run A:
// cpu
module cpu(clock,reset,imem_addr,imem_data,dmem_addr,dmem_we,dmem_wdata,dmem_rdata);
Size in the first run: roughly 2200 cells after synthesis, about 300 flip-flops.
export LEC_CHECK = 0
export ABC_AREA = 1
export CAP_MARGIN = 10
export CELL_PAD_IN_SITES_DETAIL_PLACEMENT = 0
export CORE_MARGIN = 2
export CORE_UTILIZATION = 70
export CTS_CLUSTER_DIAMETER = 200
export CTS_CLUSTER_SIZE = 14
export GPL_ROUTABILITY_DRIVEN = 1
export GPL_TIMING_DRIVEN = 1
export PLACE_DENSITY = 0.35
export SETUP_SLACK_MARGIN = 0.57
export SLEW_MARGIN = 10
export TNS_END_PERCENT = 55
create_clock -name core_clock -period 4.0 [get_ports {clock}]
run.sh (not shown) runs the stock make flow with config.mk's settings and CLKGATE_MAP_FILE=.
No final results exist for run A, since it was stopped by error GRT-0232 during 5_1_grt.
Input-level comparison between run B and run A:
Settings: CTS_CLUSTER_SIZE now 20, was 14; HOLD_SLACK_MARGIN now -0.09, previously not set; CORE_UTILIZATION now 72, was 70; SETUP_SLACK_MARGIN now 0.98, was 0.57; PLACE_DENSITY_LB_ADDON now 0.04, previously not set; PLACE_DENSITY no longer set, was 0.35; CTS_CLUSTER_DIAMETER now 103, was 200; SLEW_MARGIN now 20, was 10.
--- outcome ---
- Run status, run B: aborted in 5_1_grt, error GRT-0232
- Total cell area at the placement stage of run B is on par with run A.
- Diff run A and run B: number of clock buffers inserted by TritonCTS higher in run A
- Placed wire-length estimate, run A and run B, higher one = run A.
- Reported for run A and run B, number of enable flip-flop cells turned out identical to the last digit.
- Die extent in x ended up about 1.4% lower on run B than on run A.
- The higher die height of run A and run B is in run A.
- Number of hold buffers added after CTS: run A vs run B — no meaningful difference
- Going from run A to run B, routability congestion estimate grew by a few percent.
- Run B — die area about 2.7% lower, run A as reference
- Higher row count was reported by run A, not run B.
Setup changes, run B to run C
Settings: CAP_MARGIN now 20, was 10; CTS_CLUSTER_SIZE no longer set, was 20; GPL_ROUTABILITY_DRIVEN no longer set, was 1; CELL_PAD_IN_SITES_DETAIL_PLACEMENT no longer set, was 0; SETUP_SLACK_MARGIN no longer set, was 0.98; CTS_CLUSTER_DIAMETER no longer set, was 103; HOLD_SLACK_MARGIN no longer set, was -0.09; TNS_END_PERCENT no longer set, was 55; PLACE_DENSITY_LB_ADDON now 0.27, was 0.04; GPL_TIMING_DRIVEN no longer set, was 1; the clock period (ns, I/O delays scaled along) now 4.19, was 4.0.
Results
None of the runs run B and run C ends with a clean layout.
No crash in run C: every stage finished, but the layout fails its final checks due to negative setup slack.
The post-synth area from yosys stat of run B and that of run C are within noise of each other.
The higher number of instances resized during post-cts repair of run B and run C is in run B.
NOTE weighted congestion at the end of routability-driven global placement run B->run C decreased slightly
Here is what was changed in the inputs of run D compared with run C.
Settings: setting TNS_END_PERCENT to 5 for the first time; changing CORE_UTILIZATION from 72 to 65; removing ABC_AREA (formerly 1); removing PLACE_DENSITY_LB_ADDON (formerly 0.27); changing the clock period (ns, I/O delays scaled along) from 4.19 to 6.34.
==> comparison <==
- Run D finished every stage and its layout cleared the timing, DRC and antenna checks.
- XOR/XNOR share of the synthesized area (higher): run D
- Lower global-route usage was reported by run D, not run C.
- On fmax, the higher figure sits with run C, not run D.
- Relative to run C, the iteration tally of the first detailed-router pass of run D is lower by 3.
- Re final instance area: run C was higher than run D.
- Routed wire length shrinks by more than 10% when moving from run C to run D.
- Mean area per synthesized cell was lower in run C than in run D.
- As of run D, die area had risen by a few percent compared to run C.
- Re number of instances resized during post-cts repair: run C was higher than run D.
- Power density normalized to cell area, run D vs run C: down by more than a quarter
- Measured against each other, run D and run C differ in peak supply drop, the higher figure coming from run C.
What run E does differently from run D at the input level:
Settings: a deleted TNS_END_PERCENT that had been 5; a change of CORE_UTILIZATION from 65 to 40; a change of the clock period (ns, I/O delays scaled along) from 6.34 to 8.0.
==> results <==
Re HPWL reported at the end of detailed placement: run D and run E aren't equal, and the higher value belongs to run E. In the tables for run D and run E, logic gate share of total power reads lower with run E. Across both runs, global-route wire length before repair was higher for run E than for run D. Of run D and run E, run E shows the higher routed wire length, with run D below it. [compare] base=run D new=run E: sequential power fell about 20%; combinational cell power -22%; area inside the core boundary moved up; cell area moved up. Critical path depth in run E is 1 lower than in run D.
Power and IR drop assume default switching activity.
